==> build 18 <==
==> flow/design.v <==
module incline_sat(
    input [12:0] incline,
    output [9:0] incline_sat
);
assign incline_sat = (~incline[12] && |incline[12:9]) ? 10'h1FF : 
                    (incline[12] && ~(&incline[12:9])) ? 10'h200 : incline[9:0];
endmodule
module desiredDrive(
    input [11:0] avg_torque,
    input [4:0] cadence,
    input not_pedaling,
    input [12:0] incline,
    input [2:0] scale,
    output [11:0] target_curr
);
localparam TORQUE_MIN = 12'h380;
localparam TOO_SMALL = 5'h05;
logic [9:0] inc_sat;
incline_sat i1( .incline(incline), .incline_sat(inc_sat));
logic [10:0] incline_factor;
assign incline_factor = {inc_sat[9], inc_sat[9:0]} + 11'd256;
logic [8:0] incline_factor_limit;
assign incline_factor_limit = (incline_factor[10] == 1'b1) ? 9'h000 : (incline_factor[9]) ? 9'h1FF : incline_factor[8:0];
logic [5:0] cadence_factor;
assign cadence_factor = (|cadence[4:1]) ? ({1'b0, cadence} + 6'd32) : 6'h00;
logic [12:0]torque_off;
assign torque_off = {1'b0, avg_torque} - {1'b0, TORQUE_MIN};
logic [12:0] torque_pos;
assign torque_pos = (torque_off[12] == 1'b1) ? 12'h000 : torque_off[11:0];
logic [30:0]assist_prod;
assign assist_prod = not_pedaling ? 30'h00000000 : (torque_pos * incline_factor_limit * cadence_factor * scale);
assign target_curr = (|assist_prod[29:27]) ? 12'hFFF : assist_prod[26:15];
endmodule
module desiredDrive_reg(
    input clk, rst_n,
    input [11:0] avg_torque,
    input [4:0] cadence,
    input not_pedaling,
    input [12:0] incline,
    input [2:0] scale,
    output logic [11:0] target_curr
);
logic [11:0] avg_torque_r;
logic [4:0] cadence_r;
logic not_pedaling_r;
logic [12:0] incline_r;
logic [2:0] scale_r;
logic [11:0] target_curr_nxt;
always_ff @(posedge clk, negedge rst_n) begin
    if (!rst_n) begin
        avg_torque_r <= 12'h000;
        cadence_r <= 5'h00;
        not_pedaling_r <= 1'b0;
        incline_r <= 13'h0000;
        scale_r <= 3'h0;
    end
    else begin
        avg_torque_r <= avg_torque;
        cadence_r <= cadence;
        not_pedaling_r <= not_pedaling;
        incline_r <= incline;
        scale_r <= scale;
    end
end
desiredDrive iDD(.avg_torque(avg_torque_r), .cadence(cadence_r), .not_pedaling(not_pedaling_r),
                 .incline(incline_r), .scale(scale_r), .target_curr(target_curr_nxt));
always_ff @(posedge clk, negedge rst_n) begin
    if (!rst_n)
        target_curr <= 12'h000;
    else
        target_curr <= target_curr_nxt;
end
endmodule
==> flow/run.sh <==
#!/bin/bash
# the make line also repeats each setting of config.mk as NAME=value (left out here)
make -C /OpenROAD-flow-scripts/flow DESIGN_CONFIG=/design/flow/config.mk WORK_HOME=/design/flow/orfs CLKGATE_MAP_FILE= finish
==> flow/config.mk <==
export PLATFORM = sky130hd
export DESIGN_NAME = desiredDrive_reg
export DESIGN_NICKNAME = desiredDrive_reg
export VERILOG_FILES = /design/flow/design.v
export SDC_FILE = /design/flow/constraint.sdc
export NUM_CORES = 4
export LEC_CHECK = 0
export ABC_AREA = 0
export CAP_MARGIN = 0
export CORE_ASPECT_RATIO = 1.36
export CORE_MARGIN = 2
export CORE_UTILIZATION = 72
export CTS_CLUSTER_SIZE = 64
export GPL_ROUTABILITY_DRIVEN = 1
export GPL_TIMING_DRIVEN = 1
export MAX_ROUTING_LAYER = met4
export PLACE_DENSITY_LB_ADDON = 0.0
export SETUP_SLACK_MARGIN = 2.97
export SLEW_MARGIN = 35
export TNS_END_PERCENT = 90
==> flow/constraint.sdc <==
create_clock -name core_clock -period 11.3 [get_ports {clk}]
set_input_delay 2.2600 -clock core_clock [delete_from_list [all_inputs] [get_ports {clk}]]
set_output_delay 2.2600 -clock core_clock [all_outputs]
set_load 0.01 [all_outputs]
==> trial 14 (differences from build 18) <==
- ABC_AREA: 0 -> unset
- CAP_MARGIN: 0 -> 20
- CORE_ASPECT_RATIO: 1.36 -> unset
- CORE_UTILIZATION: 72 -> 65
- CTS_CLUSTER_SIZE: 64 -> unset
- GPL_ROUTABILITY_DRIVEN: 1 -> unset
- GPL_TIMING_DRIVEN: 1 -> unset
- MAX_ROUTING_LAYER: met4 -> unset
- PLACE_DENSITY_LB_ADDON: 0.0 -> unset
- SETUP_SLACK_MARGIN: 2.97 -> unset
- SLEW_MARGIN: 35 -> 20
- TNS_END_PERCENT: 90 -> unset
==> flow/constraint.sdc (replaced) <==
create_clock -name core_clock -period 16.3 [get_ports {clk}]
set_input_delay 3.2600 -clock core_clock [delete_from_list [all_inputs] [get_ports {clk}]]
set_output_delay 3.2600 -clock core_clock [all_outputs]
set_load 0.01 [all_outputs]
==> trial 98 (differences from build 18) <==
- ABC_AREA: 0 -> unset
- CAP_MARGIN: 0 -> 20
- CORE_ASPECT_RATIO: 1.36 -> unset
- CORE_UTILIZATION: 72 -> 40
- CTS_CLUSTER_SIZE: 64 -> unset
- GPL_ROUTABILITY_DRIVEN: 1 -> unset
- GPL_TIMING_DRIVEN: 1 -> unset
- MAX_ROUTING_LAYER: met4 -> unset
- PLACE_DENSITY_LB_ADDON: 0.0 -> unset
- SETUP_SLACK_MARGIN: 2.97 -> unset
- SLEW_MARGIN: 35 -> 20
- TNS_END_PERCENT: 90 -> unset
==> flow/constraint.sdc (replaced) <==
create_clock -name core_clock -period 13.0 [get_ports {clk}]
set_input_delay 2.6000 -clock core_clock [delete_from_list [all_inputs] [get_ports {clk}]]
set_output_delay 2.6000 -clock core_clock [all_outputs]
set_load 0.01 [all_outputs]
==> comparison <==
Trial 14 completed with no timing, DRC or antenna violations. Build 18 reached the layout checks and failed them: setup timing. Trial 98 finished with timing, DRC and antenna clean. Setup slack, highest first: trial 14, trial 98, build 18. Between trial 14 and build 18, the lower sequential share of layout area is in build 18 (gap 1.2 points). Register-to-register slack, highest first: trial 14, trial 98, build 18. Via count, lowest first: trial 98, trial 14, build 18. Cell count: trial 14 is lower than build 18 (4.7%). In clock-buffer cell count, build 18 and trial 14 do not differ. The lowest final area belongs to trial 14, the highest to build 18. Area after synthesis is the same in trial 98 and build 18.
==> figures <==
quantity	trial 98	trial 14	build 18
Worst setup slack after placement	0.692 ns	3.15 ns	-0.272 ns
Floorplan die area	29,100 um2	18,100 um2	16,400 um2
Outcome	timing/DRC/antenna clean	timing/DRC/antenna clean	finished with violations
Layout check failures	-	-	setup timing
Total stage count of the critical path	49	46	52
Share of the core filled with cells in the final layout	0.449	0.713	0.906
Min Hold Slack	0.770 ns	0.790 ns	0.813 ns
Logic cell area	8870 um2	8850 um2	9720 um2
Total met3 wirelength after detailed routing	1220 um	1530 um	3030 um
Global routing met2 resource utilization	0.309	0.472	0.742
Vias in the first global route	9,185	9,194	11,300
Total wire length	25,000 um	23,900 um	35,900 um
Total number of vias	8,770	8,940	10,700
Worst clock skew	0.0172 ns	0.0240 ns	0.0122 ns
Count of placed standard cells in the final layout, fillers left out	1,729	1,567	1,644
Pre-Place Util	0.409	0.667	0.741
Routed metal-1 wirelength	12,000 um	10,700 um	11,700 um
Area after DPL	12,000 um2	11,700 um2	12,400 um2
